--- config.mk ---
export PLATFORM = sky130hd
export DESIGN_NAME = alu_top
export DESIGN_NICKNAME = alu_top
export VERILOG_FILES = /design/flow/design.v
export SDC_FILE = /design/flow/constraint.sdc
export NUM_CORES = 4
export LEC_CHECK = 0
export CAP_MARGIN = 20
export CELL_PAD_IN_SITES_DETAIL_PLACEMENT = 0
export CELL_PAD_IN_SITES_GLOBAL_PLACEMENT = 2
export CORE_MARGIN = 4
export CORE_UTILIZATION = 41
export CTS_CLUSTER_DIAMETER = 218
export GPL_TIMING_DRIVEN = 1
export MIN_ROUTING_LAYER = met1
export PLACE_DENSITY_LB_ADDON = 0.03
export SETUP_SLACK_MARGIN = 0.82
export SLEW_MARGIN = 20
--- constraint.sdc ---
create_clock -name core_clock -period 25.3 [get_ports {clk}]
set_input_delay 5.0600 -clock core_clock [delete_from_list [all_inputs] [get_ports {clk}]]
set_output_delay 5.0600 -clock core_clock [all_outputs]
set_load 0.01 [all_outputs]
--- design.v ---
module alu_top (
    input             clk,
    input      [15:0] a,
    input      [15:0] b,
    input      [2:0]  opcode,
    input             mode,
    output reg [15:0] result,
    output reg        za,
    output reg        zb,
    output reg        eq,
    output reg        gt,
    output reg        lt
);
    reg [15:0] a_q, b_q;
    reg [2:0]  opcode_q;
    reg        mode_q;
    wire [15:0] alu_out;
    wire        za_w, zb_w, eq_w, gt_w, lt_w;
    ALU u_alu (.a(a_q), .b(b_q), .opcode(opcode_q), .mode(mode_q),
               .outALU(alu_out), .za(za_w), .zb(zb_w), .eq(eq_w), .gt(gt_w), .lt(lt_w));
    always @(posedge clk) begin
        a_q      <= a;
        b_q      <= b;
        opcode_q <= opcode;
        mode_q   <= mode;
        result   <= alu_out;
        za       <= za_w;
        zb       <= zb_w;
        eq       <= eq_w;
        gt       <= gt_w;
        lt       <= lt_w;
    end
endmodule

module arith(a,b,opcode,outau);
input [15:0] a;
input [15:0] b;
input [2:0] opcode;
output [15:0] outau;
reg [15:0] outau;
always@(*)
begin
	case(opcode)
	3'b000: outau = a+b;
	3'b001: outau = a * b;
	3'b010: if (a > b) begin
		outau = a - b;
		end
		else begin
		outau = b - a;
		end
	3'b011: if (a > b) begin
		outau = (b == 16'h0000) ? 16'h0000 : a / b;
		end
		else begin
		outau = (a == 16'h0000) ? 16'h0000 : b / a;
		end
	default outau = 16'h0000;
	endcase
end
endmodule
module logic_unit(a,b,opcode,outlu,za,zb,eq,gt,lt);
input [15:0] a;
input [15:0] b;
input [2:0] opcode;
output [15:0] outlu;
output za, zb,eq,gt,lt;
reg [15:0] outlu;
reg za,zb,eq,gt,lt;
always@(*)
begin
	case(opcode)
	3'b000: outlu = (a & b);
	3'b001: outlu = (a | b);
	3'b010: outlu = (~(a | b));
	3'b011: outlu = (~(a & b));
	3'b100: outlu = (~ a);
	3'b101: outlu = (~ b);
	3'b110: outlu = (a ^ b);
	3'b111: outlu = (~(a ^ b));
	endcase
end
always@(*)
begin
	if( a == b) begin
	eq = 1;
	end
	else begin
	eq = 0;
	end
	if ( a > b) begin
	gt = 1;
	end
	else begin
	gt = 0;
	end
	if ( a < b) begin
	lt = 1;
	end
	else begin
	lt = 0;
	end
	if( a == 16'h0000) begin
	za = 1;
	end
	else begin
	za = 0;
	end
	if (b == 16'h0000) begin
	zb = 1;
	end
	else begin
	zb = 0;
	end
end
endmodule
module ALU( a, b, opcode, mode, outALU, za, zb, eq, gt, lt);
input [15:0] a;
input [15:0] b;
input [2:0] opcode;
input mode;
output [15:0] outALU;
output za, zb, eq, gt, lt;
reg [15:0] outALU;
reg za, zb, eq, gt, lt;
wire [15:0] outau;
wire [15:0] outlu;
wire tza, tzb, teq, tgt, tlt;
arith a1 (.a(a), .b(b), .opcode(opcode), .outau(outau));
logic_unit l1 (.a(a), .b(b), .opcode(opcode), .outlu(outlu), .za(tza), .zb(tzb), .eq(teq), .gt(tgt), .lt(tlt));
always@(*)
begin
	if(mode == 0) begin
	outALU = outau;
	end
	else if (mode == 1) begin
	outALU = outlu;
	end
	else begin
	outALU = 16'h0000;
	end
	za = tza;
	zb = tzb;
	eq = teq;
	gt = tgt;
	lt = tlt;
end
endmodule
--- run.sh ---
#!/bin/bash
# the make line also repeats each setting of config.mk as NAME=value (left out here)
make -C /OpenROAD-flow-scripts/flow DESIGN_CONFIG=/design/flow/config.mk WORK_HOME=/design/flow/orfs CLKGATE_MAP_FILE= finish
==> results.tsv, run 1 <==
stage	metric	value	unit
run_status	status	finished with violations	
run_status	so.violations	negative setup slack	
synthesis	edf_count	0	
placement	routabilityCongestion	1.089	
synthesis	synthMuxAreaShare	0.05910	
synthesis	netlist_top_cells_area	ha_1, fa_1, dfxtp_1	
setup_path	startpoint_type	register	
setup_path	rr_startpoint	b_q[3]$_DFF_P_	
timing	fmax	37.18	MHz
global_routing	gr-total-overflow	0	
setup_path	worst-endpoint-required	25560	ps
synthesis	synth.top_cells.by_count	ha_1, nand2_1, nor2_1	
clock_network	clock_latency	370	ps
timing	slew-limit-headroom	0.2407	
clock_network	numCtsBuffers	9	
synthesis	syn-num-nets	2535	
placement	dp.cells	3186	
synthesis	synth_top_flop_cell	dfxtp_1	
clock_network	cts_tree	built	
clock_network	clock_path_buffers	2	
synthesis	synth.most_common_cell	ha_1	
power_and_ir_drop	combPwrFrac	0.871	
timing	layout_setup_ws	-1595	ps
synthesis	async_flop_share	0	
floorplan	io_pins	58	
setup_path	r2r_slack	-1600	ps
routing	wl	77650	um
global_routing	grt_pass1_wl	115300	um
routing	firstDrtPassIters	5	
synthesis	ys.flops	57	
floorplan	die_width	206.9	um
clock_network	cts_sinks	57	
layout	area_delta_synth_final	52.41	%
timing	rsz0062_at_grt	true	
timing	worst_pin_slew	1139	ps
synthesis	syn-cell-area	16220	um^2
timing	clock_skew	14.14	ps
power_and_ir_drop	power_clock	0.135	mW
floorplan	initCoreUtil	0.4167	
setup_path	worst-path-stages	145	
power_and_ir_drop	swShare	0.4897	
synthesis	synth_area_leader_cell	ha_1	
synthesis	top_area_frac	0.1913	
power_and_ir_drop	power-top-group	combinational logic	
timing	hold_viol_final	0	
hold_path	min_to	result[4]$_DFF_P_	
floorplan	dieArea	42800	um^2
timing	fin_tns_setup	-2676	ps
setup_path	worst_r2r_endpoint	result[0]$_DFF_P_	
run	warnings	77	
placement	hpwl	58970	um
power_and_ir_drop	seq_cell_power	0.103	mW
clock_network	clk_pin_slew	60	ps
setup_path	ff2ff_path_depth	145	
placement	port_buffers	57	
synthesis	xor_share	0.07777	
hold_path	worstHoldStart	opcode_q[2]$_DFF_P_	
run	maxCapViolations	0	
timing	finalSetupViolations	2	
floorplan	die_h	206.9	um
hold_path	min-delay-path-class	register to register	
synthesis	ys_seq_share	0.07036	
timing	drv_slew	0	
setup_path	cp-end-kind	register	
timing	final.period_utilization	1.063	
layout	nets	3245	
setup_path	worst-path-buf-inv	14	
synthesis	yosys_area	16220	um^2
power_and_ir_drop	p_switching	0.8996	mW
synthesis	ys_sh_aoi	0.2377	
setup_path	worstSetupEndpoint	result[0]$_DFF_P_	
setup_path	critPathLaunch	b_q[3]$_DFF_P_	
floorplan	core_area	38920	um^2
clock_network	clockRootBuffer	clkbuf_16	
floorplan	std_cell_rows	72	
hold_path	holdPathStages	2	
synthesis	syn_inst	2167	
synthesis	fa_ha_area_frac	0.2938	
power_and_ir_drop	p_seq_frac	0.056	
setup_path	crit_fanout	8	
power_and_ir_drop	leakage	11.65	nW
routing	drtIter0Drc	1889	
setup_path	arrival	27150	ps
setup_path	slowest_delay	430	ps
timing	min_period	26900	ps
routing	vias	19630	
synthesis	synth.logic.top_family	adder cells	
power_and_ir_drop	p_clk_frac	0.073	
power_and_ir_drop	power.total	1.837	mW
global_routing	grt_max_degree	43	
synthesis	syn_area_per_cell	7.484	um^2
synthesis	yosys_cells	2167	
setup_path	critPathKind	register to register	
routing	ant_nets	0	
routing	wl_per_cell	22.83	um
routing	drcViolationCount	0	
synthesis	yosysWarnings	4	
global_routing	grt_pass1_vias	19590	
power_and_ir_drop	powerComb	1.60	mW
synthesis	yosys.area_share.simple	0.1872	
setup_path	cp_slowest_cell	ha_1	
setup_path	cp_common_cell	a21o_1	
clock_network	htree_levels	3	
global_routing	grt.total_usage	0.3553	
global_routing	antenna_found_initial	4	
layout	final_cells	3401	
power_and_ir_drop	p_per_area	74.33	nW/um^2
synthesis	ys_types	94	
power_and_ir_drop	p_int	0.9375	mW
setup_path	cp_top_family	AND-OR/OR-AND gates	
routing	via_per_inst	5.771	
power_and_ir_drop	irDropWorstVdd	69.56	uV
per-layer routing:
| layer | GRT usage | share of wire | vias to the layer above |
|---|---|---|---|
| met1 | 0.4694 | 0.43 | 9480 |
| met3 | 0.07764 | 0.083 | 236 |
| met5 | 0 | 0.00071 | - |
| met4 | 0.1570 | 0.053 | 8 |
| li1 | - | - | 9042 |
| met2 | 0.5589 | 0.44 | 862 |
metrics by stage:
stage               utilization  hold slack (ps)  worst slack, ps  instance area [um^2]
finish                   0.6351            807.8            -1595                 24720
global route             0.6351            839.3            -2776                 24720
CTS                      0.6173            787.4           -771.2                 24020
detailed placement       0.5606            765.1            -1964                 21820
global placement         0.5606            790.8            -1313                 21820
floorplan                     -            555.9           -889.4                 17210
final cells by class:
type | count | area, um^2
Clock inverter | 6 | 72.57
Timing Repair Buffer | 797 | 6269
Antenna cell | 1 | 2.502
Sequential cell | 57 | 1152
Inverter | 202 | 783.3
Clock buffer | 10 | 239.0
Fill cell | 3452 | 14200
Tap cell | 518 | 648.1
Multi-Input combinational cell | 1810 | 15550
timing repair:
item                       in CTS  in global routing
buffers inserted              166                 31
hold endpoints to repair        0                  0
hold buffers                    0                  0
setup endpoints to repair       3                  3
resized                       128                 95
cloned                          1                  0
pin swaps                     128                 88
==> run 2, diff against run 1 <==
Settings changed: CELL_PAD_IN_SITES_GLOBAL_PLACEMENT 2 to not set, CORE_MARGIN 4 to 2, CORE_UTILIZATION 41 to 57, CTS_CLUSTER_DIAMETER 218 to 297, GPL_TIMING_DRIVEN 1 to not set, MIN_ROUTING_LAYER met1 to not set, PLACE_DENSITY set to 0.65, PLACE_DENSITY_LB_ADDON 0.03 to not set, SETUP_SLACK_MARGIN 0.82 to -2.0, TNS_END_PERCENT set to 15.
Clock period 25.3 ns to 29.8 ns, I/O delays scaled along.
==> run 2 against run 1 <==
Compared with the run above: still fails the layout checks on negative setup slack; sequential power down about 10%; clock power down 25%; synthesized cell count unchanged; maximum frequency down 10%; critical path depth down 8; die size down 30%; power down 35%; utilization up 2.3 points; design area down 26%; first-iteration DRC count up 9.4%.
==> results.tsv, run 2 <==
stage	metric	value	unit	change
timing	slew-limit-headroom	0.2944		was 0.2407
global_routing	grt_pass1_wl	96880	um	was 115300 um
layout	area_delta_synth_final	13.32	%	was 52.41%
routing	wl	64610	um	was 77650 um
synthesis	yosys_cells	2167		unchanged
power_and_ir_drop	p_switching	0.6340	mW	was 0.8996 mW
power_and_ir_drop	power_clock	0.101	mW	was 0.135 mW
setup_path	arrival	30250	ps	was 27150 ps
run	warnings	75		was 77
setup_path	worst-path-buf-inv	7		was 14
setup_path	cp_common_cell	ha_1		was a21o_1
setup_path	worst-endpoint-required	30040	ps	was 25560 ps
hold_path	holdPathStages	3		was 2
timing	fin_tns_setup	-215.8	ps	was -2676 ps
clock_network	clock_path_buffers	2		unchanged
power_and_ir_drop	power-top-group	combinational logic		unchanged
timing	final.period_utilization	1.007		was 1.063
synthesis	synth_area_leader_cell	ha_1		unchanged
setup_path	crit_fanout	20		was 8
floorplan	die_width	172.7	um	was 206.9 um
power_and_ir_drop	p_int	0.5581	mW	was 0.9375 mW
synthesis	synthMuxAreaShare	0.05910		unchanged
setup_path	worst-path-stages	137		was 145
synthesis	yosys.area_share.simple	0.1872		unchanged
timing	clock_skew	7.709	ps	was 14.14 ps
layout	logic_area	14070	um^2	was 15550 um^2
synthesis	synth.most_common_cell	ha_1		unchanged
placement	dp.cells	2642		was 3186
placement	routabilityCongestion	1.057		was 1.089
run_status	so.violations	negative setup slack		unchanged
synthesis	edf_count	0		unchanged
synthesis	fa_ha_area_frac	0.2938		unchanged
timing	worst_pin_slew	1038	ps	was 1139 ps
run	maxCapViolations	0		unchanged
setup_path	ff2ff_path_depth	137		was 145
floorplan	initCoreUtil	0.5806		was 0.4167
setup_path	cp_top_family	AND-OR/OR-AND gates		unchanged
timing	layout_setup_ws	-215.8	ps	was -1595 ps
power_and_ir_drop	powerComb	1.00	mW	was 1.60 mW
timing	fmax	33.32	MHz	was 37.18 MHz
hold_path	min-delay-path-class	register to register		unchanged
hold_path	worstHoldStart	b_q[9]$_DFF_P_		was opcode_q[2]$_DFF_P_
power_and_ir_drop	swShare	0.5318		was 0.4897
timing	drv_slew	0		unchanged
synthesis	ys_sh_aoi	0.2377		unchanged
synthesis	yosys_area	16220	um^2	unchanged
setup_path	startpoint_type	register		unchanged
setup_path	worst_r2r_endpoint	result[0]$_DFF_P_		unchanged
synthesis	top_area_frac	0.1913		unchanged
global_routing	grt.total_usage	0.4209		was 0.3553
timing	hold_viol_final	0		unchanged
synthesis	yosysWarnings	4		unchanged
timing	finalSetupViolations	1		was 2
synthesis	ys.flops	57		unchanged
setup_path	slowest_delay	500	ps	was 430 ps
synthesis	synth.top_cells.by_count	ha_1, nand2_1, nor2_1		unchanged
clock_network	cts_tree	built		unchanged
synthesis	syn-num-nets	2535		unchanged
layout	flop_area	1142	um^2	was 1152 um^2
setup_path	cp-end-kind	register		unchanged
synthesis	xor_share	0.07777		unchanged
floorplan	std_cell_rows	61		was 72
clock_network	numCtsBuffers	9		unchanged
run_status	status	finished with violations		unchanged
global_routing	grt_max_degree	55		was 43
setup_path	r2r_slack	-220	ps	was -1600 ps
clock_network	cts_sinks	57		unchanged
placement	port_buffers	57		unchanged
power_and_ir_drop	irDropWorstVdd	93.92	uV	was 69.56 uV
synthesis	async_flop_share	0		unchanged
synthesis	syn_area_per_cell	7.484	um^2	unchanged
routing	firstDrtPassIters	9		was 5
synthesis	syn-cell-area	16220	um^2	unchanged
timing	min_period	30020	ps	was 26900 ps
routing	vias	17480		was 19630
synthesis	netlist_top_cells_area	ha_1, fa_1, dfxtp_1		unchanged
routing	ant_nets	0		unchanged
layout	nets	2651		was 3245
routing	n_antenna_cell	0		was 1
floorplan	die_h	172.7	um	was 206.9 um
setup_path	cp_slowest_cell	mux2i_1		was ha_1
synthesis	ys_seq_share	0.07036		unchanged
setup_path	critPathLaunch	a_q[14]$_DFF_P_		was b_q[3]$_DFF_P_
placement	hpwl	49990	um	was 58970 um
clock_network	clockRootBuffer	clkbuf_16		unchanged
setup_path	rr_startpoint	a_q[14]$_DFF_P_		was b_q[3]$_DFF_P_
routing	drcViolationCount	0		unchanged
routing	drtIter0Drc	2067		was 1889
hold_path	min_to	zb$_DFF_P_		was result[4]$_DFF_P_
global_routing	grt_pass1_vias	16750		was 19590
power_and_ir_drop	p_clk_frac	0.085		was 0.073
setup_path	critPathKind	register to register		unchanged
power_and_ir_drop	seq_cell_power	0.0880	mW	was 0.103 mW
clock_network	htree_levels	3		unchanged
power_and_ir_drop	p_per_area	64.86	nW/um^2	was 74.33 nW/um^2
global_routing	gr-total-overflow	0		unchanged
layout	final_cells	2666		was 3401
synthesis	synth_top_flop_cell	dfxtp_1		unchanged
setup_path	worstSetupEndpoint	result[0]$_DFF_P_		unchanged
clock_network	clk_pin_slew	60	ps	about the same
layout	fill_cells	2563		was 3452
power_and_ir_drop	leakage	8.524	nW	was 11.65 nW
power_and_ir_drop	p_seq_frac	0.074		was 0.056
timing	fin_hold_ws	735.9	ps	was 807.8 ps
synthesis	synth.logic.top_family	adder cells		unchanged
global_routing	antenna_found_initial	0		was 4
synthesis	ys_types	94		unchanged
floorplan	core_area	27930	um^2	was 38920 um^2
floorplan	io_pins	58		unchanged
power_and_ir_drop	combPwrFrac	0.842		was 0.871
routing	wl_per_cell	24.23	um	was 22.83 um
clock_network	clock_latency	360	ps	was 370 ps
routing	via_per_inst	6.557		was 5.771
placement	placed_cell_area	17880	um^2	was 21820 um^2
layout	fin_area	18380	um^2	was 24720 um^2
floorplan	dieArea	29820	um^2	was 42800 um^2
synthesis	syn_inst	2167		unchanged
-- run 2: cell type report --
cell class	instances	share of cell area
clock buffers	11	0.01321
clock inverters	5	0.001702
repair buffers	202	0.09048
inverters	202	0.04139
multi-input cells	1811	0.7653
well taps	378	0.02573
flip-flops and latches	57	0.06216
-- run 2: metal layers --
metal / global-route usage / routed length, um / up-vias
met2: 0.6315 / 27040 / 1106
met3: 0.1223 / 8090 / 251
met4: 0.2175 / 3982 / 0
met5: 0 / 0 / -
met1: 0.5488 / 25490 / 8239
li1: - / - / 7886
-- run 2: metrics by stage --
stage	power, mW	setup WS [ps]	utilization
2_1_floorplan	0.7769	-705.3	-
3_3_place_gp	1.024	-393.3	0.6400
3_5_place_dp	1.041	-954.9	0.6400
4_1_cts	1.149	-1161	0.6498
5_1_grt	1.284	-2138	0.6579
6_report	1.192	-215.8	0.6579
-- run 2: timing repair --
item,CTS,global route
hold buffers,0,0
endpoints found under the setup margin,0,2
buffers inserted,0,8
resized,0,40
==> run 3, diff against run 2 <==
Settings changed: ABC_AREA set to 1, CELL_PAD_IN_SITES_DETAIL_PLACEMENT 0 to not set, CORE_UTILIZATION 57 to 69, CTS_CLUSTER_DIAMETER 297 to 241, CTS_CLUSTER_SIZE set to 98, PLACE_DENSITY 0.65 to 0.39, SETUP_SLACK_MARGIN -2.0 to not set, TNS_END_PERCENT 15 to 10.
Clock period 29.8 ns to 15.0 ns, I/O delays scaled along.
==> run 3 against run 2 <==
Compared with the run above: the flow now stops in global routing; die size is 20% lower; synthesized cell count rose by 6.0%; area after synthesis shrank 3.6%.
==> results.tsv, run 3 <==
stage	metric	value	unit	change
run_status	status	stopped before the end		was finished with violations
run_status	stop_stage	global routing		
run_status	first-error	[ERROR DPL-0038] Utilization greater than 100%, impossible to legalize		
synthesis	yosys_cells	2296		was 2167
synthesis	synth.most_common_cell	nand2_1		was ha_1
synthesis	synth.top_cells.by_count	nand2_1, inv_1, ha_1		was ha_1, nand2_1, nor2_1
floorplan	die_width	154.5	um	was 172.7 um
synthesis	syn_inst	2296		was 2167
floorplan	die_h	154.5	um	was 172.7 um
synthesis	ys_seq_share	0.07299		was 0.07036
clock_network	clockRootBuffer	clkbuf_16		unchanged
floorplan	core_area	22430	um^2	was 27930 um^2
synthesis	ys_sh_aoi	0.1739		was 0.2377
synthesis	fa_ha_area_frac	0.3048		was 0.2938
clock_network	cts_sinks	57		unchanged
synthesis	yosys.area_share.simple	0.2667		was 0.1872
floorplan	std_cell_rows	55		was 61
clock_network	cts_hold_buf	0		unchanged
synthesis	synth.logic.top_family	adder cells		unchanged
clock_network	clock_path_buffers	2		unchanged
synthesis	syn-num-nets	2664		was 2535
synthesis	synthMuxAreaShare	0.0006403		was 0.05910
synthesis	syn-cell-area	15630	um^2	was 16220 um^2
floorplan	dieArea	23880	um^2	was 29820 um^2
synthesis	netlist_top_cells_area	ha_1, nand2_1, fa_1		was ha_1, fa_1, dfxtp_1
floorplan	initCoreUtil	0.6969		was 0.5806
synthesis	ys_types	69		was 94
synthesis	syn_area_per_cell	6.809	um^2	was 7.484 um^2
floorplan	io_pins	58		unchanged
clock_network	htree_levels	3		unchanged
synthesis	ys.flops	57		unchanged
synthesis	top_area_frac	0.1985		was 0.1913
synthesis	synth_area_leader_cell	ha_1		unchanged
placement	placed_cell_area	20160	um^2	was 17880 um^2
synthesis	async_flop_share	0		unchanged
synthesis	yosysWarnings	4		unchanged
synthesis	yosys_area	15630	um^2	was 16220 um^2
placement	hpwl	48280	um	was 49990 um
synthesis	synth_top_flop_cell	dfxtp_1		unchanged
clock_network	numCtsBuffers	9		unchanged
placement	routabilityCongestion	1.109		was 1.057
placement	port_buffers	57		unchanged
synthesis	edf_count	0		unchanged
synthesis	xor_share	0.05322		was 0.07777
## run 3: what timing repair did
item                                    4_1_cts
buffers inserted                             31
endpoints found under the hold margin         0
pin swaps                                    45
endpoints found under the setup margin        7
cloned                                        1
gates resized                                63
## run 3: stage by stage
step	TNS (ps)	cells	power (mW)	setup WS, ps	util
CTS	-61120	3119	2.345	-15320	0.9328
detailed placement	-66190	3071	2.024	-16190	0.8988
floorplan	-56940	2296	1.321	-14520	-
global placement	-51400	3071	1.880	-13420	0.8988
==> run 4, diff against run 3 <==
Settings changed: ABC_AREA 1 to not set, CORE_UTILIZATION 69 to 68, CTS_CLUSTER_DIAMETER 241 to 99, CTS_CLUSTER_SIZE 98 to not set, HOLD_SLACK_MARGIN set to -0.09, PLACE_DENSITY 0.39 to not set, TNS_END_PERCENT 10 to 5.
Clock period 15.0 ns to 27.6 ns, I/O delays scaled along.
==> run 4 against run 3 <==
Compared with the run above: the run again fails in global routing; die size increased by 5.1%; area after synthesis increased by 3.7%; synthesized cell count decreased by 5.6%.
==> results.tsv, run 4 <==
stage	metric	value	unit	change
floorplan	io_pins	58		unchanged
synthesis	async_flop_share	0		unchanged
synthesis	ys_sh_aoi	0.2377		was 0.1739
synthesis	ys_types	94		was 69
global_routing	gr-total-overflow	8		
run_status	stop_stage	global routing		unchanged
synthesis	yosysWarnings	4		unchanged
synthesis	ys_seq_share	0.07036		was 0.07299
run_status	first-error	[ERROR GRT-0232] Routing congestion too high. Check the congestion heatmap in the GUI.		was [ERROR DPL-0038] Utilization greater than 100%, impossible to legalize
synthesis	netlist_top_cells_area	ha_1, fa_1, dfxtp_1		was ha_1, nand2_1, fa_1
floorplan	die_h	158.4	um	was 154.5 um
clock_network	clock_path_buffers	2		unchanged
placement	dp.cells	2618		was 3071
synthesis	fa_ha_area_frac	0.2938		was 0.3048
placement	placed_cell_area	18290	um^2	was 20160 um^2
synthesis	yosys_area	16220	um^2	was 15630 um^2
run_status	status	stopped before the end		unchanged
synthesis	synthMuxAreaShare	0.05910		was 0.0006403
synthesis	ys.flops	57		unchanged
floorplan	die_width	158.4	um	was 154.5 um
synthesis	syn-cell-area	16220	um^2	was 15630 um^2
synthesis	xor_share	0.07777		was 0.05322
synthesis	edf_count	0		unchanged
synthesis	synth.logic.top_family	adder cells		unchanged
placement	hpwl	47940	um	was 48280 um
placement	routabilityCongestion	1.099		was 1.109
placement	port_buffers	57		unchanged
floorplan	std_cell_rows	56		was 55
synthesis	yosys_cells	2167		was 2296
synthesis	syn_inst	2167		was 2296
synthesis	synth.top_cells.by_count	ha_1, nand2_1, nor2_1		was nand2_1, inv_1, ha_1
synthesis	synth_area_leader_cell	ha_1		unchanged
synthesis	syn_area_per_cell	7.484	um^2	was 6.809 um^2
floorplan	dieArea	25100	um^2	was 23880 um^2
floorplan	initCoreUtil	0.6909		was 0.6969
floorplan	core_area	23470	um^2	was 22430 um^2
synthesis	synth.most_common_cell	ha_1		was nand2_1
synthesis	top_area_frac	0.1913		was 0.1985
clock_network	htree_levels	3		unchanged
clock_network	cts_sinks	57		unchanged
synthesis	syn-num-nets	2535		was 2664
clock_network	clockRootBuffer	clkbuf_16		unchanged
synthesis	synth_top_flop_cell	dfxtp_1		unchanged
synthesis	yosys.area_share.simple	0.1872		was 0.2667
global_routing	grt.total_usage	0.6818		
clock_network	numCtsBuffers	9		unchanged
clock_network	cts_hold_buf	0		unchanged
[run 4: metrics by stage]
step / setup WS (ps) / util / setup TNS [ps] / hold slack (ps)
after CTS: 30.95 / 0.8107 / 0 / 740.8
after detailed placement: -1162 / 0.7793 / -1478 / 726.4
after global placement: -269.0 / 0.7793 / -269.0 / 731.7
after floorplan: 2.059 / - / 0 / 565.6
[run 4: metal layers]
| metal | GRT usage | overflow |
|---|---|---|
| met1 | 0.7216 | 1 |
| met2 | 0.8526 | 2 |
| met3 | 0.4997 | 0 |
| met4 | 0.6053 | 5 |
| met5 | 0.2422 | 0 |
[run 4: repair_timing]
action	4_1_cts
endpoints found under the setup margin	2
setup buffers	21
resized	56
hold endpoints to repair	0
gates cloned	1
pin swaps	28
==> run 5, diff against run 4 <==
Settings changed: ABC_AREA set to 1, CAP_MARGIN 20 to 15, CELL_PAD_IN_SITES_DETAIL_PLACEMENT set to 2, CELL_PAD_IN_SITES_GLOBAL_PLACEMENT set to 2, CORE_ASPECT_RATIO set to 1.69, CORE_UTILIZATION 68 to 40, CTS_CLUSTER_DIAMETER 99 to not set, CTS_CLUSTER_SIZE set to 66, GPL_ROUTABILITY_DRIVEN set to 1, GPL_TIMING_DRIVEN set to 0, HOLD_SLACK_MARGIN -0.09 to -0.02, SLEW_MARGIN 20 to 10, TNS_END_PERCENT 5 to 10.
Clock period 27.6 ns to 45.0 ns, I/O delays scaled along.
==> run 5 against run 4 <==
Compared with the run above: area after synthesis fell by 3.6%; die size rose by 62%; synthesized cell count rose by 6.0%; the run now finishes clean.
==> results.tsv, run 5 <==
stage	metric	value	unit	change
placement	dp.cells	2835		was 2618
synthesis	syn-cell-area	15630	um^2	was 16220 um^2
routing	n_antenna_cell	0		
timing	fmax	25.09	MHz	
synthesis	synth.most_common_cell	nand2_1		was ha_1
hold_path	min-delay-path-class	register to register		
clock_network	clk_pin_slew	60	ps	
setup_path	cp_common_cell	nand2_1		
setup_path	worstSetupEndpoint	result[0]$_DFF_P_		
power_and_ir_drop	p_seq_frac	0.089		
timing	final.period_utilization	0.8857		
clock_network	cts_resized	0		was 56
synthesis	top_area_frac	0.1985		was 0.1913
power_and_ir_drop	power_clock	0.0802	mW	
floorplan	initCoreUtil	0.4040		was 0.6909
timing	fin_hold_ws	735.1	ps	
timing	rsz0062_at_grt	false		
hold_path	holdPathStages	3		
synthesis	edf_count	0		unchanged
synthesis	ys_seq_share	0.07299		was 0.07036
floorplan	std_cell_rows	94		was 56
layout	post-route-util	0.4436		
run_status	status	no timing/DRC/antenna violations		was stopped before the end
synthesis	syn_area_per_cell	6.809	um^2	was 7.484 um^2
routing	firstDrtPassIters	5		
synthesis	synthMuxAreaShare	0.0006403		was 0.05910
hold_path	min_to	result[3]$_DFF_P_		
synthesis	syn-num-nets	2664		was 2535
global_routing	grt_pass1_wl	106700	um	
clock_network	numCtsBuffers	9		unchanged
power_and_ir_drop	powerComb	0.546	mW	
synthesis	synth.top_cells.by_count	nand2_1, inv_1, ha_1		was ha_1, nand2_1, nor2_1
setup_path	worst-path-buf-inv	43		
routing	drcViolationCount	0		
power_and_ir_drop	p_per_area	40.06	nW/um^2	
power_and_ir_drop	seq_cell_power	0.0613	mW	
power_and_ir_drop	swShare	0.5497		
placement	hpwl	60150	um	was 47940 um
floorplan	dieArea	40740	um^2	was 25100 um^2
synthesis	syn_inst	2296		was 2167
floorplan	die_h	261.0	um	was 158.4 um
setup_path	slowest_delay	760	ps	
timing	clock_skew	8.080	ps	
placement	port_buffers	57		unchanged
floorplan	die_width	156.1	um	was 158.4 um
clock_network	clock_path_buffers	2		unchanged
routing	vias	16390		
synthesis	async_flop_share	0		unchanged
layout	area_delta_synth_final	9.788	%	
synthesis	yosys_area	15630	um^2	was 16220 um^2
setup_path	cp-end-kind	register		
timing	hold_viol_final	0		
synthesis	synth_area_leader_cell	ha_1		unchanged
setup_path	ff2ff_path_depth	252		
synthesis	netlist_top_cells_area	ha_1, nand2_1, fa_1		was ha_1, fa_1, dfxtp_1
global_routing	grt_max_degree	18		
run	maxCapViolations	0		
setup_path	cp_top_family	AND-OR/OR-AND gates		
run	warnings	76		
setup_path	crit_fanout	15		
setup_path	worst-endpoint-required	45210	ps	
setup_path	rr_startpoint	b_q[8]$_DFF_P_		
power_and_ir_drop	p_int	0.3096	mW	
clock_network	cts_sinks	57		unchanged
power_and_ir_drop	p_switching	0.3780	mW	
global_routing	grt_use_met1	0.3016		
timing	min_period	39860	ps	
timing	drv_slew	0		
power_and_ir_drop	power.total	0.6876	mW	
global_routing	grt.total_usage	0.3503		
synthesis	ys.flops	57		unchanged
synthesis	fa_ha_area_frac	0.3048		was 0.2938
power_and_ir_drop	combPwrFrac	0.794		
layout	fill_cells	4772		
routing	via_per_inst	5.749		
clock_network	clockRootBuffer	clkbuf_16		unchanged
hold_path	worstHoldStart	mode_q$_DFF_P_		
setup_path	r2r_slack	5140	ps	
setup_path	worst_r2r_endpoint	result[0]$_DFF_P_		
floorplan	io_pins	58		unchanged
power_and_ir_drop	leakage	9.221	nW	
clock_network	htree_levels	3		unchanged
clock_network	post_cts_buffers	0		was 21
setup_path	arrival	40070	ps	
layout	final_cells	2851		
floorplan	core_area	38690	um^2	was 23470 um^2
synthesis	ys_types	69		was 94
placement	routabilityCongestion	0.9613		was 1.099
timing	fin_tns_setup	0	ps	
setup_path	cp_slowest_cell	inv_1		
routing	ant_nets	0		
synthesis	xor_share	0.05322		was 0.07777
synthesis	synth.logic.top_family	adder cells		unchanged
power_and_ir_drop	p_clk_frac	0.117		
synthesis	yosys.area_share.simple	0.2667		was 0.1872
global_routing	antenna_found_initial	0		
clock_network	cts_hold_buf	0		unchanged
clock_network	cts_tree	built		
layout	nets	2734		
routing	drtIter0Drc	524		
setup_path	critPathKind	register to register		
synthesis	ys_sh_aoi	0.1739		was 0.2377
global_routing	grt_pass1_vias	18980		
power_and_ir_drop	irDropWorstVdd	30.94	uV	
power_and_ir_drop	power-top-group	combinational logic		
global_routing	grt.busiest_layer	met2		
clock_network	clock_latency	370	ps	
timing	finalSetupViolations	0		
timing	slew-limit-headroom	0.1788		
routing	wl_per_cell	24.78	um	
global_routing	gr-total-overflow	0		
setup_path	startpoint_type	register		
routing	wl	70650	um	
synthesis	synth_top_flop_cell	dfxtp_1		unchanged
timing	worst_pin_slew	1229	ps	
global_routing	met2_usage	0.7196		
setup_path	worst-path-stages	252		
setup_path	critPathLaunch	b_q[8]$_DFF_P_		
synthesis	yosys_cells	2296		was 2167
global_routing	use_met3	0.03078		
synthesis	yosysWarnings	4		unchanged
[run 5: stage by stage]
stage / instance area [um^2] / setup WS, ps
final: 17160 / 5143
after CTS: 17160 / 5067
after global placement: 16800 / 7446
after floorplan: 15630 / 14180
after global routing: 17160 / 1297
after detailed placement: 16840 / 5170
[run 5: layout make-up]
type | instances | area [um^2] | share of cell area
multi-input cells | 1744 | 12510 | 0.7288
inverters | 419 | 1574 | 0.09170
flip-flops and latches | 57 | 1141 | 0.06648
well taps | 480 | 600.6 | 0.03499
repair buffers | 59 | 593.1 | 0.03455
plain buffers | 76 | 424.2 | 0.02471
clock buffers | 11 | 242.7 | 0.01414
clock inverters | 5 | 78.83 | 0.004592
[run 5: metal layers]
layer	share of wire	vias to the layer above	wire length, um
li1	-	7541	-
met1	0.32	8110	22560
met2	0.57	444	40040
met3	0.025	295	1744
met4	0.089	0	6306
met5	0	-	0
==> run 6, diff against run 5 <==
Settings changed: CAP_MARGIN 15 to 20, CELL_PAD_IN_SITES_DETAIL_PLACEMENT 2 to not set, CELL_PAD_IN_SITES_GLOBAL_PLACEMENT 2 to not set, CORE_ASPECT_RATIO 1.69 to not set, CORE_UTILIZATION 40 to 72, CTS_CLUSTER_SIZE 66 to 100, GPL_ROUTABILITY_DRIVEN 1 to not set, GPL_TIMING_DRIVEN 0 to not set, HOLD_SLACK_MARGIN -0.02 to not set, PLACE_DENSITY set to 0.4, SLEW_MARGIN 10 to 20, TNS_END_PERCENT 10 to not set.
Clock period 45.0 ns to 5.97 ns, I/O delays scaled along.
==> run 6 against run 5 <==
Compared with the run above: the run now fails in clock tree synthesis; die size decreased by 44%; synthesized cell count unchanged; area after synthesis unchanged.
==> results.tsv, run 6 <==
stage	metric	value	unit	change
synthesis	edf_count	0		unchanged
synthesis	synth.top_cells.by_count	nand2_1, inv_1, ha_1		unchanged
run_status	status	stopped before the end		was no timing/DRC/antenna violations
floorplan	die_h	151.4	um	was 261.0 um
placement	routabilityCongestion	1.195		was 0.9613
floorplan	std_cell_rows	53		was 94
synthesis	syn_area_per_cell	6.809	um^2	unchanged
synthesis	ys_types	69		unchanged
floorplan	dieArea	22910	um^2	was 40740 um^2
synthesis	syn-num-nets	2664		unchanged
synthesis	syn_inst	2296		unchanged
floorplan	initCoreUtil	0.7390		was 0.4040
synthesis	synth.logic.top_family	adder cells		unchanged
synthesis	ys_seq_share	0.07299		unchanged
placement	hpwl	57540	um	was 60150 um
floorplan	die_width	151.4	um	was 156.1 um
synthesis	synth_top_flop_cell	dfxtp_1		unchanged
synthesis	yosysWarnings	4		unchanged
synthesis	xor_share	0.05322		unchanged
synthesis	ys.flops	57		unchanged
synthesis	yosys.area_share.simple	0.2667		unchanged
synthesis	synth_area_leader_cell	ha_1		unchanged
synthesis	yosys_cells	2296		unchanged
synthesis	async_flop_share	0		unchanged
synthesis	ys_sh_aoi	0.1739		unchanged
run_status	stop_stage	clock tree synthesis		
synthesis	netlist_top_cells_area	ha_1, nand2_1, fa_1		unchanged
placement	placed_cell_area	20540	um^2	was 16840 um^2
floorplan	io_pins	58		unchanged
synthesis	yosys_area	15630	um^2	unchanged
placement	port_buffers	57		unchanged
synthesis	syn-cell-area	15630	um^2	unchanged
run_status	first-error	[ERROR DPL-0038] Utilization greater than 100%, impossible to legalize		
synthesis	top_area_frac	0.1985		unchanged
floorplan	core_area	21150	um^2	was 38690 um^2
synthesis	synthMuxAreaShare	0.0006403		unchanged
synthesis	synth.most_common_cell	nand2_1		unchanged
synthesis	fa_ha_area_frac	0.3048		unchanged
[run 6: metrics by stage]
| stage | hold slack (ps) | setup slack, ps | utilization | cells |
|---|---|---|---|---|
| global placement | 661.2 | -22110 | 0.9711 | 3081 |
| floorplan | 508.1 | -23220 | - | 2296 |
| detailed placement | 691.6 | -26120 | 0.9711 | 3081 |
==> run 7, diff against run 6 <==
Settings changed: ABC_AREA 1 to not set, CORE_UTILIZATION 72 to 65, CTS_CLUSTER_SIZE 100 to not set, PLACE_DENSITY 0.4 to not set, TNS_END_PERCENT set to 30.
Clock period 5.97 ns to 27.8 ns, I/O delays scaled along.
==> run 7 against run 6 <==
Compared with the run above: the layout now fails its checks (negative setup slack); die size rose by 15%; area after synthesis is 3.7% higher; synthesized cell count shrank 5.6%.
==> results.tsv, run 7 <==
stage	metric	value	unit	change
run_status	status	finished with violations		was stopped before the end
run_status	so.violations	negative setup slack		
timing	worst_pin_slew	1231	ps	
global_routing	grt_pass1_vias	17570		
power_and_ir_drop	powerComb	1.28	mW	
placement	placed_cell_area	18200	um^2	was 20540 um^2
floorplan	dieArea	26230	um^2	was 22910 um^2
synthesis	yosys_area	16220	um^2	was 15630 um^2
hold_path	min_to	result[1]$_DFF_P_		
floorplan	initCoreUtil	0.6649		was 0.7390
setup_path	worst_r2r_endpoint	result[0]$_DFF_P_		
power_and_ir_drop	p_clk_frac	0.089		
synthesis	synthMuxAreaShare	0.05910		was 0.0006403
power_and_ir_drop	leakage	9.281	nW	
power_and_ir_drop	power-top-group	combinational logic		
clock_network	htree_levels	3		
setup_path	worstSetupEndpoint	result[0]$_DFF_P_		
setup_path	slowest_delay	510	ps	
timing	min_period	29140	ps	
clock_network	clock_path_buffers	2		
timing	clock_skew	10.27	ps	
setup_path	arrival	29360	ps	
synthesis	top_area_frac	0.1913		was 0.1985
placement	pre_cts_slack	-1509	ps	was -26120 ps
setup_path	critPathLaunch	a_q[0]$_DFF_P_		
power_and_ir_drop	swShare	0.5241		
setup_path	ff2ff_path_depth	150		
layout	final_cells	2728		
floorplan	die_width	162.0	um	was 151.4 um
routing	drtIter0Drc	3579		
timing	layout_setup_ws	-1343	ps	
clock_network	clockRootBuffer	clkbuf_16		
power_and_ir_drop	power_clock	0.134	mW	
timing	hold_viol_final	0		
clock_network	numCtsBuffers	9		
synthesis	edf_count	0		unchanged
run	maxCapViolations	0		
synthesis	ys_types	94		was 69
synthesis	fa_ha_area_frac	0.2938		was 0.3048
synthesis	synth.logic.top_family	adder cells		unchanged
setup_path	critPathKind	register to register		
synthesis	async_flop_share	0		unchanged
power_and_ir_drop	p_per_area	72.81	nW/um^2	
hold_path	min-delay-path-class	register to register		
global_routing	grt.total_usage	0.4734		
setup_path	r2r_slack	-1340	ps	
placement	port_buffers	57		unchanged
timing	slew-limit-headroom	0.1762		
synthesis	syn-num-nets	2535		was 2664
global_routing	grt_max_degree	69		
synthesis	synth_top_flop_cell	dfxtp_1		unchanged
timing	fmax	34.31	MHz	
setup_path	startpoint_type	register		
run	warnings	76		
synthesis	ys_sh_aoi	0.2377		was 0.1739
setup_path	worst-path-stages	150		
synthesis	yosysWarnings	4		unchanged
synthesis	synth_area_leader_cell	ha_1		unchanged
routing	ant_nets	0		
hold_path	worstHoldStart	mode_q$_DFF_P_		
setup_path	cp_common_cell	a21o_1		
power_and_ir_drop	combPwrFrac	0.848		
synthesis	netlist_top_cells_area	ha_1, fa_1, dfxtp_1		was ha_1, nand2_1, fa_1
setup_path	cp_slowest_cell	a2111oi_4		
setup_path	crit_fanout	8		
global_routing	gr-total-overflow	0		
power_and_ir_drop	p_int	0.7157	mW	
routing	drcViolationCount	0		
synthesis	syn_area_per_cell	7.484	um^2	was 6.809 um^2
global_routing	grt_pass1_wl	96250	um	
routing	vias	19910		
synthesis	syn-cell-area	16220	um^2	was 15630 um^2
layout	fin_area	20650	um^2	
timing	fin_hold_ws	759.6	ps	
power_and_ir_drop	irDropWorstVdd	121.1	uV	
placement	routabilityCongestion	1.081		was 1.195
synthesis	yosys.area_share.simple	0.1872		was 0.2667
routing	wl	73680	um	
setup_path	worst-path-buf-inv	19		
synthesis	ys_seq_share	0.07036		was 0.07299
global_routing	antenna_found_initial	2		
routing	firstDrtPassIters	11		
setup_path	rr_startpoint	a_q[0]$_DFF_P_		
floorplan	core_area	24390	um^2	was 21150 um^2
synthesis	xor_share	0.07777		was 0.05322
timing	final.period_utilization	1.048		
synthesis	synth.most_common_cell	ha_1		was nand2_1
power_and_ir_drop	seq_cell_power	0.0935	mW	
synthesis	yosys_cells	2167		was 2296
routing	wl_per_cell	27.01	um	
power_and_ir_drop	p_seq_frac	0.062		
floorplan	std_cell_rows	57		was 53
synthesis	synth.top_cells.by_count	ha_1, nand2_1, nor2_1		was nand2_1, inv_1, ha_1
placement	hpwl	48060	um	was 57540 um
setup_path	cp_top_family	AND-OR/OR-AND gates		
clock_network	clk_pin_slew	60	ps	
synthesis	ys.flops	57		unchanged
synthesis	syn_inst	2167		was 2296
floorplan	die_h	162.0	um	was 151.4 um
timing	drv_slew	0		
timing	finalSetupViolations	2		
hold_path	holdPathStages	3		
floorplan	io_pins	58		unchanged
routing	via_per_inst	7.297		
clock_network	cts_tree	built		
clock_network	clock_latency	340	ps	
setup_path	cp-end-kind	register		
layout	area_delta_synth_final	27.36	%	
layout	nets	2762		
setup_path	worst-endpoint-required	28020	ps	
power_and_ir_drop	p_switching	0.7882	mW	
placement	dp.cells	2618		was 3081
clock_network	cts_sinks	57		
## run 7: stage by stage
stage / util / TNS, ps / total power, mW
5_1_grt: 0.8463 / -3140 / 1.576
6_report: 0.8468 / -2137 / 1.504
3_3_place_gp: 0.7463 / -330.7 / 1.099
2_1_floorplan: - / 0 / 0.8483
4_1_cts: 0.7785 / 0 / 1.301
3_5_place_dp: 0.7463 / -2257 / 1.132
## run 7: what timing repair did
item / CTS / global route
resized: 48 / 212
pin swaps: 26 / 116
setup buffers: 26 / 59
hold buffers: 0 / 0
gates cloned: 1 / 2
endpoints found under the setup margin: 2 / 2
## run 7: per-layer routing
metal	vias to the layer above	GRT usage	share of wire
met5	-	0	0.0016
met4	6	0.2570	0.10
met3	779	0.1496	0.17
met2	1995	0.6957	0.39
met1	9030	0.6174	0.34
li1	8096	-	-
## run 7: cell type report
class / count / area, um^2
antenna: 5 / 12.51
timing repair buffer: 314 / 2596
clock inverter: 5 / 102.6
sequential: 57 / 1144
fill: 1446 / 3736
multi-input combinational: 1810 / 15380
inverter: 202 / 769.5
tap: 324 / 405.4
clock buffer: 11 / 242.7
==> run 8, diff against run 7 <==
Settings changed: CAP_MARGIN 20 to 40, CELL_PAD_IN_SITES_DETAIL_PLACEMENT set to 0, CORE_UTILIZATION 65 to 61, MAX_ROUTING_LAYER set to met4, MIN_ROUTING_LAYER set to met1, SETUP_SLACK_MARGIN set to -0.24, TNS_END_PERCENT 30 to 80.
Clock period 27.8 ns to 24.3 ns, I/O delays scaled along.
==> run 8 against run 7 <==
Compared with the run above: the flow now stops in global routing; synthesized cell count unchanged; die size up 6.4%; area after synthesis stayed put.
==> results.tsv, run 8 <==
stage	metric	value	unit	change
synthesis	syn_area_per_cell	7.484	um^2	unchanged
floorplan	io_pins	58		unchanged
synthesis	async_flop_share	0		unchanged
placement	port_buffers	57		unchanged
synthesis	edf_count	0		unchanged
synthesis	yosys_cells	2167		unchanged
floorplan	core_area	26060	um^2	was 24390 um^2
synthesis	syn-cell-area	16220	um^2	unchanged
synthesis	synth_area_leader_cell	ha_1		unchanged
synthesis	syn_inst	2167		unchanged
placement	placed_cell_area	21260	um^2	was 18200 um^2
synthesis	synthMuxAreaShare	0.05910		unchanged
synthesis	syn-num-nets	2535		unchanged
run_status	stop_stage	global routing		
run_status	first-error	[ERROR GRT-0232] Routing congestion too high. Check the congestion heatmap in the GUI.		
synthesis	synth.top_cells.by_count	ha_1, nand2_1, nor2_1		unchanged
synthesis	ys_sh_aoi	0.2377		unchanged
placement	pre_cts_slack	-2968	ps	was -1509 ps
floorplan	std_cell_rows	59		was 57
clock_network	clock_path_buffers	2		unchanged
clock_network	htree_levels	3		unchanged
floorplan	initCoreUtil	0.6224		was 0.6649
clock_network	cts_sinks	57		unchanged
synthesis	ys.flops	57		unchanged
clock_network	cts_hold_buf	0		unchanged
synthesis	ys_seq_share	0.07036		unchanged
synthesis	netlist_top_cells_area	ha_1, fa_1, dfxtp_1		unchanged
placement	dp.cells	2959		was 2618
synthesis	yosysWarnings	4		unchanged
global_routing	gr-total-overflow	984		
global_routing	grt.total_usage	0.8990		
floorplan	dieArea	27910	um^2	was 26230 um^2
synthesis	top_area_frac	0.1913		unchanged
floorplan	die_width	167.1	um	was 162.0 um
placement	hpwl	54430	um	was 48060 um
floorplan	die_h	167.1	um	was 162.0 um
synthesis	fa_ha_area_frac	0.2938		unchanged
synthesis	ys_types	94		unchanged
run_status	status	stopped before the end		was finished with violations
synthesis	synth.logic.top_family	adder cells		unchanged
clock_network	numCtsBuffers	9		unchanged
clock_network	clockRootBuffer	clkbuf_16		unchanged
synthesis	synth.most_common_cell	ha_1		unchanged
placement	routabilityCongestion	1.135		was 1.081
synthesis	xor_share	0.07777		unchanged
synthesis	yosys_area	16220	um^2	unchanged
synthesis	synth_top_flop_cell	dfxtp_1		unchanged
synthesis	yosys.area_share.simple	0.1872		unchanged
[run 8: timing repair]
item,CTS
gates resized,122
setup endpoints to repair,3
gates cloned,1
setup buffers,117
pin swaps,100
[run 8: metrics by stage]
stage / power (mW) / hold WS, ps
4_1_cts: 1.794 / 826.7
3_5_place_dp: 1.552 / 813.4
3_3_place_gp: 1.492 / 798.0
2_1_floorplan: 1.009 / 555.9
[run 8: routing by layer]
layer  overflow  global-route usage
met3         39              0.7172
met5          -                   -
met1         47              0.8586
met4        216              0.9194
met2        682               1.075
==> run 9, diff against run 8 <==
Settings changed: ABC_AREA set to 1, CAP_MARGIN 40 to 20, CELL_PAD_IN_SITES_DETAIL_PLACEMENT 0 to 1, CELL_PAD_IN_SITES_GLOBAL_PLACEMENT set to 2, CORE_ASPECT_RATIO set to 0.5, CORE_UTILIZATION 61 to 38, CTS_CLUSTER_DIAMETER set to 281, CTS_CLUSTER_SIZE set to 98, GPL_ROUTABILITY_DRIVEN set to 0, MAX_ROUTING_LAYER met4 to not set, MIN_ROUTING_LAYER met1 to not set, PLACE_DENSITY set to 0.35, SETUP_SLACK_MARGIN -0.24 to not set, TNS_END_PERCENT 80 to 15.
Clock period 24.3 ns to 45.0 ns, I/O delays scaled along.
==> run 9 against run 8 <==
Compared with the run above: synthesized cell count grew 6.0%; die size grew 54%; area after synthesis decreased by 3.6%; now clean on timing, DRC and antenna.
==> results.tsv, run 9 <==
stage	metric	value	unit	change
run_status	status	no timing/DRC/antenna violations		was stopped before the end
power_and_ir_drop	p_per_area	37.52	nW/um^2	
setup_path	worst-path-stages	244		
global_routing	antenna_found_initial	0		
clock_network	cts_sinks	57		unchanged
hold_path	min-delay-path-class	register to register		
global_routing	grt_pass1_vias	15840		
synthesis	xor_share	0.05322		was 0.07777
run	warnings	76		
synthesis	synth.logic.top_family	adder cells		unchanged
setup_path	rr_startpoint	a_q[2]$_DFF_P_		
power_and_ir_drop	combPwrFrac	0.800		
clock_network	clock_latency	350	ps	
power_and_ir_drop	powerComb	0.510	mW	
routing	via_per_inst	5.333		
power_and_ir_drop	p_clk_frac	0.104		
clock_network	htree_levels	3		unchanged
synthesis	ys.flops	57		unchanged
routing	drcViolationCount	0		
placement	hpwl	47160	um	was 54430 um
clock_network	cts_hold_buf	0		unchanged
hold_path	holdPathStages	1		
clock_network	clock_path_buffers	2		unchanged
routing	ant_nets	0		
timing	final.period_utilization	0.8562		
power_and_ir_drop	leakage	9.153	nW	
setup_path	worst_r2r_endpoint	result[0]$_DFF_P_		
floorplan	die_width	290.9	um	was 167.1 um
setup_path	cp_top_family	AND-OR/OR-AND gates		
clock_network	clk_pin_slew	60	ps	
synthesis	async_flop_share	0		unchanged
setup_path	critPathKind	register to register		
setup_path	worst-path-buf-inv	34		
layout	nets	2688		
synthesis	synth_area_leader_cell	ha_1		unchanged
layout	area_delta_synth_final	8.643	%	
setup_path	cp_common_cell	nand2_1		
setup_path	crit_fanout	68		
floorplan	die_h	147.4	um	was 167.1 um
floorplan	dieArea	42880	um^2	was 27910 um^2
synthesis	syn-cell-area	15630	um^2	was 16220 um^2
routing	wl	59800	um	
synthesis	top_area_frac	0.1985		was 0.1913
synthesis	netlist_top_cells_area	ha_1, nand2_1, fa_1		was ha_1, fa_1, dfxtp_1
power_and_ir_drop	p_seq_frac	0.096		
synthesis	syn-num-nets	2664		was 2535
routing	wl_per_cell	20.87	um	
setup_path	r2r_slack	6470	ps	
setup_path	critPathLaunch	a_q[2]$_DFF_P_		
global_routing	gr-total-overflow	0		
placement	port_buffers	57		unchanged
run	maxCapViolations	0		
floorplan	core_area	40470	um^2	was 26060 um^2
setup_path	slowest_delay	890	ps	
timing	hold_viol_final	0		
timing	slew-limit-headroom	0.3045		
synthesis	fa_ha_area_frac	0.3048		was 0.2938
global_routing	grt_pass1_wl	92270	um	
hold_path	min_to	result[7]$_DFF_P_		
timing	clock_skew	7.985	ps	
setup_path	worstSetupEndpoint	result[0]$_DFF_P_		
power_and_ir_drop	p_switching	0.3449	mW	
floorplan	io_pins	58		unchanged
routing	vias	15280		
clock_network	clockRootBuffer	clkbuf_16		unchanged
power_and_ir_drop	power_clock	0.0663	mW	
power_and_ir_drop	seq_cell_power	0.0609	mW	
clock_network	cts_resized	0		was 122
setup_path	arrival	38730	ps	
global_routing	grt.total_usage	0.2820		
clock_network	numCtsBuffers	9		unchanged
synthesis	synth_top_flop_cell	dfxtp_1		unchanged
routing	n_antenna_cell	0		
synthesis	edf_count	0		unchanged
synthesis	syn_area_per_cell	6.809	um^2	was 7.484 um^2
timing	drv_slew	0		
synthesis	yosys_cells	2296		was 2167
synthesis	ys_sh_aoi	0.1739		was 0.2377
setup_path	ff2ff_path_depth	244		
clock_network	post_cts_buffers	0		was 117
clock_network	cts_tree	built		
synthesis	yosys_area	15630	um^2	was 16220 um^2
timing	finalSetupViolations	0		
timing	fmax	25.95	MHz	
synthesis	synthMuxAreaShare	0.0006403		was 0.05910
floorplan	std_cell_rows	52		was 59
timing	fin_hold_ws	762.7	ps	
routing	drtIter0Drc	963		
synthesis	synth.most_common_cell	nand2_1		was ha_1
synthesis	ys_seq_share	0.07299		was 0.07036
power_and_ir_drop	swShare	0.5412		
synthesis	ys_types	69		was 94
timing	rsz0062_at_grt	false		
synthesis	synth.top_cells.by_count	nand2_1, inv_1, ha_1		was ha_1, nand2_1, nor2_1
power_and_ir_drop	p_int	0.2924	mW	
timing	min_period	38530	ps	
synthesis	yosysWarnings	4		unchanged
timing	worst_pin_slew	1040	ps	
power_and_ir_drop	irDropWorstVdd	19.58	uV	
setup_path	startpoint_type	register		
setup_path	cp-end-kind	register		
floorplan	initCoreUtil	0.3863		was 0.6224
synthesis	syn_inst	2296		was 2167
synthesis	yosys.area_share.simple	0.2667		was 0.1872
global_routing	grt_max_degree	69		
routing	firstDrtPassIters	5		
hold_path	worstHoldStart	mode_q$_DFF_P_		
setup_path	worst-endpoint-required	45200	ps	
power_and_ir_drop	power-top-group	combinational logic		
timing	fin_tns_setup	0	ps	
setup_path	cp_slowest_cell	dfxtp_1		
[run 9: metal layers]
| metal | vias up | wire [um] | track usage |
|---|---|---|---|
| met5 | - | 0 | 0 |
| met4 | 0 | 905 | 0.05207 |
| met3 | 53 | 2911 | 0.03984 |
| met2 | 289 | 26370 | 0.4606 |
| met1 | 7476 | 29610 | 0.3990 |
| li1 | 7460 | - | - |
[run 9: layout make-up]
type	instances	area, um^2
clock buffers	13	260.3
flip-flops and latches	57	1141
fillers	5288	23480
clock inverters	3	15.01
well taps	540	675.6
repair buffers	89	810.8
multi-input cells	1744	12510
inverters	419	1574
[run 9: through the flow]
stage               worst slack, ps  std cells  power (mW)  instance area (um^2)  utilization
floorplan                     14180       2296      0.4327                 15630            -
global placement               7884       2849      0.5634                 16710       0.4129
detailed placement             6785       2849      0.5705                 16710       0.4129
CTS                            6584       2865      0.6407                 16990       0.4197
global route                   1884       2865      0.7164                 16990       0.4197
finish                         6470       2865      0.6373                 16990       0.4197
==> run 10, diff against run 9 <==
Settings changed: CELL_PAD_IN_SITES_DETAIL_PLACEMENT 1 to not set, CELL_PAD_IN_SITES_GLOBAL_PLACEMENT 2 to not set, CORE_ASPECT_RATIO 0.5 to not set, CORE_UTILIZATION 38 to 69, CTS_CLUSTER_DIAMETER 281 to 241, GPL_ROUTABILITY_DRIVEN 0 to not set, PLACE_DENSITY 0.35 to 0.86, TNS_END_PERCENT 15 to 10.
Clock period 45.0 ns to 19.9 ns, I/O delays scaled along.
==> run 10 against run 9 <==
Compared with the run above: the run now fails in clock tree synthesis; area after synthesis stayed put; synthesized cell count unchanged; die size is 44% lower.
==> results.tsv, run 10 <==
stage	metric	value	unit	change
synthesis	ys_seq_share	0.07299		unchanged
synthesis	fa_ha_area_frac	0.3048		unchanged
synthesis	synth.most_common_cell	nand2_1		unchanged
synthesis	syn-num-nets	2664		unchanged
synthesis	synth.logic.top_family	adder cells		unchanged
synthesis	ys_sh_aoi	0.1739		unchanged
synthesis	netlist_top_cells_area	ha_1, nand2_1, fa_1		unchanged
synthesis	synth.top_cells.by_count	nand2_1, inv_1, ha_1		unchanged
floorplan	initCoreUtil	0.6969		was 0.3863
floorplan	die_width	154.5	um	was 290.9 um
synthesis	async_flop_share	0		unchanged
synthesis	yosysWarnings	4		unchanged
synthesis	syn_inst	2296		unchanged
placement	routabilityCongestion	1.136		
run_status	stop_stage	clock tree synthesis		
synthesis	synth_top_flop_cell	dfxtp_1		unchanged
synthesis	yosys_area	15630	um^2	unchanged
floorplan	io_pins	58		unchanged
synthesis	ys_types	69		unchanged
synthesis	syn_area_per_cell	6.809	um^2	unchanged
run_status	status	stopped before the end		was no timing/DRC/antenna violations
synthesis	xor_share	0.05322		unchanged
synthesis	synthMuxAreaShare	0.0006403		unchanged
floorplan	std_cell_rows	55		was 52
floorplan	die_h	154.5	um	was 147.4 um
run_status	first-error	[ERROR DPL-0033] detailed placement checks failed during check placement.		
synthesis	synth_area_leader_cell	ha_1		unchanged
synthesis	top_area_frac	0.1985		unchanged
synthesis	yosys_cells	2296		unchanged
synthesis	ys.flops	57		unchanged
floorplan	dieArea	23880	um^2	was 42880 um^2
synthesis	edf_count	0		unchanged
floorplan	core_area	22430	um^2	was 40470 um^2
placement	port_buffers	57		unchanged
placement	hpwl	51090	um	was 47160 um
synthesis	syn-cell-area	15630	um^2	unchanged
synthesis	yosys.area_share.simple	0.2667		unchanged
==> run 10: through the flow <==
step	instances	setup slack, ps	cell area, um^2	utilization
after floorplan	2296	-9623	15930	-
after global placement	3070	-8511	20170	0.8990
after detailed placement	3070	-11600	20170	0.8990
==> run 11, diff against run 10 <==
Settings changed: CORE_UTILIZATION 69 to 72, CTS_CLUSTER_DIAMETER 241 to not set, CTS_CLUSTER_SIZE 98 to 51, PLACE_DENSITY 0.86 to not set, PLACE_DENSITY_LB_ADDON set to 0.06, TNS_END_PERCENT 10 to not set.
Clock period 19.9 ns to 12.4 ns, I/O delays scaled along.
==> run 11 against run 10 <==
Compared with the run above: the flow again stops in clock tree synthesis; die size shrank 4.1%; area after synthesis is the same; synthesized cell count is the same.
==> results.tsv, run 11 <==
stage	metric	value	unit	change
placement	routabilityCongestion	1.172		was 1.136
synthesis	yosysWarnings	4		unchanged
synthesis	yosys_area	15630	um^2	unchanged
run_status	status	stopped before the end		unchanged
synthesis	synth.top_cells.by_count	nand2_1, inv_1, ha_1		unchanged
placement	hpwl	56550	um	was 51090 um
floorplan	initCoreUtil	0.7390		was 0.6969
synthesis	syn_inst	2296		unchanged
synthesis	ys_sh_aoi	0.1739		unchanged
synthesis	syn-num-nets	2664		unchanged
synthesis	synth_area_leader_cell	ha_1		unchanged
synthesis	edf_count	0		unchanged
floorplan	io_pins	58		unchanged
synthesis	netlist_top_cells_area	ha_1, nand2_1, fa_1		unchanged
synthesis	synth_top_flop_cell	dfxtp_1		unchanged
floorplan	die_width	151.4	um	was 154.5 um
placement	pre_cts_slack	-19400	ps	was -11600 ps
synthesis	async_flop_share	0		unchanged
synthesis	yosys_cells	2296		unchanged
synthesis	fa_ha_area_frac	0.3048		unchanged
synthesis	synth.most_common_cell	nand2_1		unchanged
synthesis	xor_share	0.05322		unchanged
floorplan	std_cell_rows	53		was 55
floorplan	core_area	21150	um^2	was 22430 um^2
floorplan	die_h	151.4	um	was 154.5 um
run_status	stop_stage	clock tree synthesis		unchanged
synthesis	top_area_frac	0.1985		unchanged
run_status	first-error	[ERROR DPL-0038] Utilization greater than 100%, impossible to legalize		was [ERROR DPL-0033] detailed placement checks failed during check placement.
synthesis	ys_types	69		unchanged
synthesis	ys_seq_share	0.07299		unchanged
synthesis	ys.flops	57		unchanged
synthesis	yosys.area_share.simple	0.2667		unchanged
synthesis	synth.logic.top_family	adder cells		unchanged
floorplan	dieArea	22910	um^2	was 23880 um^2
synthesis	synthMuxAreaShare	0.0006403		unchanged
placement	port_buffers	57		unchanged
synthesis	syn-cell-area	15630	um^2	unchanged
synthesis	syn_area_per_cell	6.809	um^2	unchanged
## run 11: stage by stage
step | instance area [um^2] | setup TNS, ps | utilization | instances
after global placement | 20320 | -67900 | 0.9608 | 3049
after floorplan | 16200 | -73550 | - | 2296
after detailed placement | 20320 | -88890 | 0.9608 | 3049
==> run 12, diff against run 11 <==
Settings changed: ABC_AREA 1 to not set, CAP_MARGIN 20 to 0, CELL_PAD_IN_SITES_DETAIL_PLACEMENT set to 0, CORE_UTILIZATION 72 to 61, CTS_CLUSTER_DIAMETER set to 234, CTS_CLUSTER_SIZE 51 to not set, MAX_ROUTING_LAYER set to met4, MIN_ROUTING_LAYER set to met1, PLACE_DENSITY_LB_ADDON 0.06 to not set, SETUP_SLACK_MARGIN set to -0.24, TNS_END_PERCENT set to 5.
Clock period 12.4 ns to 24.1 ns, I/O delays scaled along.
==> run 12 against run 11 <==
Compared with the run above: the flow stops in global routing; die size rose by 22%; area after synthesis rose by 3.7%; synthesized cell count is 5.6% lower.
==> results.tsv, run 12 <==
stage	metric	value	unit	change
run_status	status	stopped before the end		unchanged
run_status	stop_stage	global routing		was clock tree synthesis
run_status	first-error	[ERROR GRT-0232] Routing congestion too high. Check the congestion heatmap in the GUI.		was [ERROR DPL-0038] Utilization greater than 100%, impossible to legalize
synthesis	xor_share	0.07777		was 0.05322
floorplan	std_cell_rows	59		was 53
synthesis	fa_ha_area_frac	0.2938		was 0.3048
synthesis	top_area_frac	0.1913		was 0.1985
synthesis	async_flop_share	0		unchanged
synthesis	synthMuxAreaShare	0.05910		was 0.0006403
synthesis	ys_seq_share	0.07036		was 0.07299
synthesis	yosysWarnings	4		unchanged
clock_network	clock_path_buffers	2		
synthesis	ys_types	94		was 69
synthesis	synth_area_leader_cell	ha_1		unchanged
synthesis	ys.flops	57		unchanged
synthesis	yosys_cells	2167		was 2296
clock_network	htree_levels	3		
floorplan	dieArea	27910	um^2	was 22910 um^2
global_routing	gr-total-overflow	186		
clock_network	clockRootBuffer	clkbuf_16		
floorplan	die_width	167.1	um	was 151.4 um
synthesis	syn_area_per_cell	7.484	um^2	was 6.809 um^2
floorplan	core_area	26060	um^2	was 21150 um^2
clock_network	cts_sinks	57		
placement	dp.cells	2990		was 3049
synthesis	synth.most_common_cell	ha_1		was nand2_1
synthesis	synth.logic.top_family	adder cells		unchanged
synthesis	edf_count	0		unchanged
synthesis	syn-num-nets	2535		was 2664
floorplan	initCoreUtil	0.6224		was 0.7390
synthesis	netlist_top_cells_area	ha_1, fa_1, dfxtp_1		was ha_1, nand2_1, fa_1
placement	port_buffers	57		unchanged
synthesis	synth_top_flop_cell	dfxtp_1		unchanged
floorplan	die_h	167.1	um	was 151.4 um
synthesis	syn-cell-area	16220	um^2	was 15630 um^2
synthesis	synth.top_cells.by_count	ha_1, nand2_1, nor2_1		was nand2_1, inv_1, ha_1
clock_network	numCtsBuffers	9		
placement	routabilityCongestion	1.149		was 1.172
synthesis	ys_sh_aoi	0.2377		was 0.1739
placement	hpwl	54920	um	was 56550 um
clock_network	cts_hold_buf	0		
synthesis	syn_inst	2167		was 2296
global_routing	grt.total_usage	0.8270		
synthesis	yosys.area_share.simple	0.1872		was 0.2667
synthesis	yosys_area	16220	um^2	was 15630 um^2
floorplan	io_pins	58		unchanged
## run 12: metal layers
metal  track usage  overflow
met3        0.6778         4
met5             -         -
met2        0.9664        99
met4        0.8538        73
met1        0.7941        10
## run 12: per-stage QoR
step                      setup slack (ps)  total power, mW  TNS [ps]  cell area [um^2]
after CTS                            -2059            1.805     -3444             22930
after detailed placement             -3395            1.564     -6592             21460
after global placement               -2158            1.507     -3560             21460
after floorplan                      -2103            1.016     -3047             17200
## run 12: timing repair
action | CTS
resized | 123
pin swaps | 98
gates cloned | 0
buffers inserted | 81
endpoints found under the setup margin | 3
No activity file was given, so power comes from the tool's default toggle rates.
